Setup of run 1:
## sha1_exec
module sha1_exec(clk, reset, start, data_in, load_in, cv, 
  use_prev_cv, busy, out_valid, cv_next);
Size in the first run: ~360 I/O pins, about 0.052 sq mm of cells after synthesis.
Settings: LEC_CHECK=0, ABC_AREA=1, CAP_MARGIN=20, CORE_ASPECT_RATIO=0.82, CORE_MARGIN=2, CORE_UTILIZATION=40, GPL_ROUTABILITY_DRIVEN=1, GPL_TIMING_DRIVEN=0, MIN_ROUTING_LAYER=met2, SLEW_MARGIN=20; clock period 4.33 ns.
run.sh (not shown) runs the stock make flow with config.mk's settings and CLKGATE_MAP_FILE=.
In the summary table, run 1 is marked failed, with error GRT-0116 raised in global routing (5_1_grt).
[inputs] run 2 vs run 1
- TNS_END_PERCENT now 5, previously not set
- MIN_ROUTING_LAYER no longer set, was met2
- SETUP_SLACK_MARGIN now 0.48, previously not set
- CTS_CLUSTER_DIAMETER now 397, previously not set
- HOLD_SLACK_MARGIN now 0.28, previously not set
- GPL_ROUTABILITY_DRIVEN no longer set, was 1
- CORE_UTILIZATION now 72, was 40
- CORE_ASPECT_RATIO no longer set, was 0.82
- CTS_CLUSTER_SIZE now 10, previously not set
- GPL_TIMING_DRIVEN no longer set, was 0
- the clock period (ns, I/O delays scaled along) now 3.87, was 4.33
Findings:
Of run 1 and run 2, run 1 shows the higher post-CTS setup buffer count, with run 2 below it.
Re number of cells upsized or downsized after cts: run 1 and run 2 aren't equal, and the higher value belongs to run 1.
Run 2: flow complete, layout not clean; failing: negative setup slack
Sort run 1 and run 2 by number of placed instances with taps included asc -> top: run 2
The placed instance area of run 1 and that of run 2 are within noise of each other.
For run 3, these inputs were changed with respect to run 2:
- CTS_CLUSTER_SIZE no longer set, was 10
- GPL_ROUTABILITY_DRIVEN now 0, previously not set
- CORE_UTILIZATION now 40, was 72
- CTS_CLUSTER_DIAMETER no longer set, was 397
- HOLD_SLACK_MARGIN no longer set, was 0.28
- GPL_TIMING_DRIVEN now 0, previously not set
- SETUP_SLACK_MARGIN no longer set, was 0.48
- TNS_END_PERCENT no longer set, was 5
- ABC_AREA no longer set, was 1
- the clock period (ns, I/O delays scaled along) now 8.0, was 3.87
Results
The final layout from run 3, which completed every stage, passed the timing, design-rule and antenna checks at the end of the flow. Relative to run 2, arrival time of the worst setup path increased by 2.53 ns in run 3. A capture point of the critical path of rnd_reg.q[148] is what run 3 shows, while rnd_reg.q[149] belongs to run 2. For the power dissipated in combinational cells, run 3 came in about 75% lower than run 2 did. Run 2 → run 3: clock buffer instance count of the final layout saw an increase, inverter count saw a decrease, non-filler instance count after layout saw a decrease. Compared with run 2, in run 3 wire length on met2 increased by 18% relative to the old numbers; synthesized cell count decreased by 14% relative to the old numbers. When run 3 is set beside run 2, its worst reg-to-reg setup slack turns out to be 1.60 ns larger. Compared run 3 vs run 2, and worst slew margin relative to its limit is down in run 3. Looking at accumulated negative setup slack, run 3 sits above run 2. Going from run 2 to run 3, first-pass GRT wire length grew by a few percent.
For run 4, these inputs were changed with respect to run 3:
- GPL_TIMING_DRIVEN removed (was 0)
- SLEW_MARGIN changed from 20 to 15
- CORE_UTILIZATION changed from 40 to 36
- PLACE_DENSITY_LB_ADDON newly set to 0.28
- CTS_CLUSTER_DIAMETER newly set to 38
- GPL_ROUTABILITY_DRIVEN changed from 0 to 1
- CORE_ASPECT_RATIO newly set to 1.88
- SETUP_SLACK_MARGIN newly set to 0.58
- the clock period (ns, I/O delays scaled along) changed from 8.0 to 8.13
### Flow results
- Fraction of area in multi-input gates delta for run 4 relative to run 3: 0.35 points higher
- In the tables for run 4 and run 3, critical path data required time reads higher with run 4.
- Taking run 3 as the reference point, the clock share of power of run 4 rises by 1.2 points.
- Of run 4 and run 3, the lower final instance area belongs to run 4.
- Summary: HPWL after detailed placement, run 4 better than run 3
- In run 4 the routed wire length turned out 12% lower than in run 3.
- | final net count | higher: run 3 |
- Looking at final setup skew, run 4 sits 0.024 ns higher than run 3 does.

Starting RTL as in the previous note.
export LEC_CHECK = 0
export CAP_MARGIN = 30
export CELL_PAD_IN_SITES_GLOBAL_PLACEMENT = 0
export CORE_ASPECT_RATIO = 1.34
export CORE_MARGIN = 2
export CORE_UTILIZATION = 65
export CTS_CLUSTER_SIZE = 36
export GPL_ROUTABILITY_DRIVEN = 1
export MAX_ROUTING_LAYER = met4
export PLACE_DENSITY = 0.65
export SETUP_SLACK_MARGIN = -0.91
export SLEW_MARGIN = 20
export TNS_END_PERCENT = 5
create_clock -name core_clock -period 15.9 [get_ports {clk}]
Then changed:
Settings changed: CORE_UTILIZATION 65 to 72, PLACE_DENSITY 0.65 to 0.77, SETUP_SLACK_MARGIN -0.91 to not set, TNS_END_PERCENT 5 to not set.
Clock period 15.9 ns to 4.9 ns, I/O delays scaled along.
Effect:
- The new run produced a layout that fails on setup timing
- hold slack improves by 5.5 ps
- routed wire length climbs by 31%
- die area shrinks by 9.6%
- cell count is higher by 2.4%
- synthesized area does not change
- clock skew stays flat
- clock power rises to 3.2 times its value
- combinational power climbs to 4.6 times its value
Then changed:
Settings changed: CORE_UTILIZATION 72 to 58, PLACE_DENSITY 0.77 to not set, PLACE_DENSITY_LB_ADDON set to 0.19, SETUP_SLACK_MARGIN set to -0.91.
Clock period 4.9 ns to 15.9 ns, I/O delays scaled along.
After rerunning: The changed run completed with no timing, DRC or antenna violations; hold slack loses 11 ps; core utilization fell by 20 points; area after synthesis is unchanged; via count is lower by about a fifth; fmax went down by about a fifth.
Then changed:
Settings changed: CORE_UTILIZATION 58 to 69, PLACE_DENSITY_LB_ADDON 0.19 to not set, SETUP_SLACK_MARGIN -0.91 to -0.38.
Clock period 15.9 ns to 4.74 ns, I/O delays scaled along.
=> With this change the flow completed, yet does not pass: setup timing. Final area rose by a few percent. Cell count is higher slightly. Via count came out higher by roughly a tenth. Global-route usage goes up by 13 points. Total power came out higher to 3.5 times its value. Clock-buffer cell count shrinks by 10. Die area goes down by about a fifth. Synthesized cell count stays the same. Clock skew stays flat. Sequential cell count is unchanged. Worst setup slack is worse by 9500 ps.
Then changed:
Settings changed: CAP_MARGIN 30 to 5, CELL_PAD_IN_SITES_GLOBAL_PLACEMENT 0 to not set, CORE_ASPECT_RATIO 1.34 to not set, CORE_UTILIZATION 69 to 72, CTS_CLUSTER_SIZE 36 to not set, GPL_ROUTABILITY_DRIVEN 1 to not set, PLACE_DENSITY set to 0.66, SETUP_SLACK_MARGIN -0.38 to -0.36.
Clock period 4.74 ns to 4.65 ns, I/O delays scaled along.
- The changed run reached the layout checks and failed them: setup timing
- cell area rises by 0.56%
- non-clock buffer count increases by 14
- hold slack stays flat
- via count went up by 7.3%
Then changed:
Settings changed: CAP_MARGIN 5 to 30, CELL_PAD_IN_SITES_GLOBAL_PLACEMENT set to 1, CORE_ASPECT_RATIO set to 1.34, CORE_UTILIZATION 72 to 58, CTS_CLUSTER_SIZE set to 36, GPL_ROUTABILITY_DRIVEN set to 1, PLACE_DENSITY 0.66 to not set, SETUP_SLACK_MARGIN -0.36 to not set.
Clock period 4.65 ns to 4.9 ns, I/O delays scaled along.
=>
- The changed run finished but fails on setup timing
- total power is lower by 5.6%
- via count drops by 12%
- synthesized area does not change
- setup slack improves by 240 ps
- die area grows by 24%
- synthesized cell count is unchanged
- wire length came out lower by 15%
- cell area increases by 0.39%
- cell count is higher by 2.2%
- worst hold slack got worse by 12 ps

The RTL this note starts from:
==> flow/design.v <==
module dffhr (d, r, clk, q);
  parameter WIDTH = 1;
  input 			r;
  input 			clk;
  input 	[WIDTH-1:0] 	d;
  output 	[WIDTH-1:0] 	q;
  reg 		[WIDTH-1:0] 	q;
  always @ (posedge clk) 
    if ( r ) 
      q <= {WIDTH{1'b0}};
    else
      q <= d;
endmodule  
module sha1_round (cv_in, w, round, cv_out);
   input [159:0] cv_in;
   input [31:0]  w;
   input [6:0]   round;
   output [159:0] cv_out;
   reg [31:0]     k;
   reg [31:0]     f;
   wire [31:0]    a_shift;
   wire [31:0]    b_shift;
   wire [31:0]    add_result;
   wire [31:0]    a = cv_in[159:128];
   wire [31:0]    b = cv_in[127:96];
   wire [31:0]    c = cv_in[95:64];
   wire [31:0]    d = cv_in[63:32];
   wire [31:0]    e = cv_in[31:0];
   always @(round)
     begin
        k = 32'd0;
        if ((round >= 7'd0) && (round <= 7'd19))
          k = 32'h5A827999;
        if ((round >= 7'd20) && (round <= 7'd39))
          k = 32'h6ED9EBA1;
        if ((round >= 7'd40) && (round <= 7'd59))
          k = 32'h8F1BBCDC;
        if ((round >= 7'd60) && (round <= 7'd79))
          k = 32'hCA62C1D6;
     end  
   always @(round or b or c or d)
     begin
        f = 32'd0;
        if ((round >= 7'd0) && (round <= 7'd19))
          f = ((b & c) | (~b & d));
        if ((round >= 7'd20) && (round <= 7'd39))
          f = (b ^ c ^ d);
        if ((round >= 7'd40) && (round <= 7'd59))
          f = ((b & c) | (b & d) | (c & d));
        if ((round >= 7'd60) && (round <= 7'd79))
          f = (b ^ c ^ d);
     end  
   assign a_shift = {a[26:0], a[31:27]};
   assign b_shift = {b[1:0], b[31:2]};
   assign add_result = (a_shift + ((f + k) + (e + w)));
   assign cv_out = {add_result, a, b_shift, c, d};
endmodule  
module sha1_exec(clk, reset, start, data_in, load_in, cv, 
  use_prev_cv, busy, out_valid, cv_next);
   input clk, reset;     
   input start;
   input [31:0] data_in;
   input load_in;
   input [159:0] cv;
   input use_prev_cv;
   output        busy;
   output        out_valid;
   output [159:0] cv_next;  
   reg            busy;         
   reg            out_valid;    
   reg [6:0]      rnd_cnt_d;    
   wire [6:0]     rnd_cnt_q;    
   wire [159:0]   rnd_d;        
   wire [159:0]   rnd_q;
   wire [159:0]   sha1_round_wire;   
   wire [159:0]   cv_d;         
   wire [159:0]   cv_q;         
   wire [159:0]   cv_next_d;    
   wire [159:0]   cv_next_q;
   parameter      IDLE = 2'b00;
   parameter      CALC = 2'b01;
   parameter      VALID_OUT = 2'b10;
   parameter      VALID_OUT2 = 2'b11;
   wire [1:0]     state; 
   reg [1:0]      next_state;
   wire [511:0]   w_d;
   wire [511:0]   w_q;
   wire [511:0]   w_temp;
   wire [31:0]    w;    
   wire [31:0]    w_gen_temp = w_temp[511:480] ^ w_temp[447:416] ^ 
                  w_temp[255:224] ^ w_temp[95:64];  
   wire [31:0]    w_gen = {w_gen_temp[30:0], w_gen_temp[31]};
   assign         w_d = ((load_in == 1'b1) ? w_temp :
                  ((rnd_cnt_q < 7'd15) ? w_temp : 
                  {w_gen, w_temp[479:0]}));
   assign w_temp = (state == CALC) ? {w_q[479:0], w_q[511:480]} : 
     ((load_in == 1'b1) ? {w_q[479:0], data_in} : w_q);
   assign w = w_q[511:480];
   sha1_round sha1_round(.cv_in(rnd_q), .w(w), .round(rnd_cnt_q),
                           .cv_out(sha1_round_wire));
   assign         rnd_d = ((state == CALC) ? sha1_round_wire : 
     (use_prev_cv == 1'b1) ? cv_next_q : cv);
   assign         cv_d = ((state == CALC) ? cv_q : 
     (use_prev_cv == 1'b1) ? cv_next_q : cv);
   assign         cv_next_d = (state == VALID_OUT) ? 
                                ({cv_q[159:128] + rnd_q[159:128],
                                  cv_q[127:96] + rnd_q[127:96],
                                  cv_q[95:64] + rnd_q[95:64],
                                  cv_q[63:32] + rnd_q[63:32],
                                  cv_q[31:0] + rnd_q[31:0]}) :
                                  (cv_next_q);
   assign         cv_next = cv_next_q;
   always @(state or start or rnd_cnt_q)
     begin
        out_valid = 1'b0;       
        busy = 1'b0;
        rnd_cnt_d = 7'b0000000;
        case (state)
          IDLE : begin
             out_valid = 1'b0;
             rnd_cnt_d = 7'b0000000;
             if (start) begin
                busy = 1'b1;
                next_state = CALC;
             end
             else begin
                busy = 1'b1;
                next_state = IDLE;
             end
          end  
          CALC : begin
             busy = 1'b1;
             out_valid = 1'b0;
             if (start) begin
                next_state = IDLE;
                rnd_cnt_d = 7'd0000000;
             end
             else if (rnd_cnt_q == 7'd79) begin
                next_state = VALID_OUT;
                rnd_cnt_d = 7'd0000000;
             end
             else begin
                next_state = CALC;
                rnd_cnt_d = rnd_cnt_q + 7'd0000001;
             end
          end  
          VALID_OUT : begin
             busy = 1'b1;
             out_valid = 1'b0;       
             if (start) begin
                next_state = IDLE;
                rnd_cnt_d = 7'd0000000;
             end else begin
                next_state = VALID_OUT2;
             end
          end     
          VALID_OUT2 : begin
             busy = 1'b0;
             out_valid = 1'b1;
             if (start) begin
                next_state = CALC;
             end
             else begin
                next_state = IDLE;
             end
          end
          default : begin
             next_state = IDLE;
          end
        endcase
     end          
   dffhr #(7) rnd_cnt_reg (.d(rnd_cnt_d), .q(rnd_cnt_q),
                           .clk(clk), .r(reset));
   dffhr #(2) state_reg (.d(next_state), .q(state), 
                         .clk(clk), .r(reset)); 
   dffhr #(512) w_reg (.d(w_d), .q(w_q), .clk(clk), .r(reset));
   dffhr #(160) cv_reg (.d(cv_d), .q(cv_q), .clk(clk), .r(reset));
   dffhr #(160) rnd_reg (.d(rnd_d), .q(rnd_q), .clk(clk), .r(reset));
   dffhr #(160) cv_next_reg (.d(cv_next_d), .q(cv_next_q),
                             .clk(clk), .r(reset));   
endmodule  
Settings: LEC_CHECK=0, ABC_AREA=1, CAP_MARGIN=30, CELL_PAD_IN_SITES_DETAIL_PLACEMENT=1, CELL_PAD_IN_SITES_GLOBAL_PLACEMENT=1, CORE_ASPECT_RATIO=1.34, CORE_MARGIN=2, CORE_UTILIZATION=37, CTS_CLUSTER_SIZE=36, GPL_ROUTABILITY_DRIVEN=0, GPL_TIMING_DRIVEN=0, HOLD_SLACK_MARGIN=0.01, MAX_ROUTING_LAYER=met4, PLACE_DENSITY_LB_ADDON=0.19, SETUP_SLACK_MARGIN=-0.91, SLEW_MARGIN=20; clock period 11.0 ns.
The baseline passed the timing, design-rule and antenna checks.
==> next run, changes <==
- ABC_AREA: 1 -> unset
- CAP_MARGIN: 30 -> 20
- CELL_PAD_IN_SITES_DETAIL_PLACEMENT: 1 -> unset
- CELL_PAD_IN_SITES_GLOBAL_PLACEMENT: 1 -> unset
- CORE_ASPECT_RATIO: 1.34 -> unset
- CORE_UTILIZATION: 37 -> 72
- CTS_CLUSTER_SIZE: 36 -> unset
- GPL_ROUTABILITY_DRIVEN: 0 -> unset
- GPL_TIMING_DRIVEN: 0 -> unset
- HOLD_SLACK_MARGIN: 0.01 -> unset
- PLACE_DENSITY: unset -> 0.66
- PLACE_DENSITY_LB_ADDON: 0.19 -> unset
- SETUP_SLACK_MARGIN: -0.91 -> unset
- clock period: 11.0 -> 4.65 ns (I/O delays scaled with it)
Effect: The new run finished but fails on setup timing; first-iteration DRC count is higher by 110%; combinational power is higher by 94%; design area is lower by 0.64%.
==> next run, changes <==
- ABC_AREA: unset -> 1
- CORE_UTILIZATION: 72 -> 60
- CTS_CLUSTER_DIAMETER: unset -> 397
- MAX_ROUTING_LAYER: met4 -> unset
- PLACE_DENSITY: 0.66 -> unset
- clock period: 4.65 -> 3.87 ns (I/O delays scaled with it)
Effect: The new run finished with setup timing left. Clock skew fell by 0.041 ns. Total power rose by 39%. Wire length fell by about 1.7%. Worst hold slack is worse by 0.0056 ns. First-iteration DRC count fell by about 30%. Via count rose by about 0.8%.
Power and IR drop assume default switching activity.
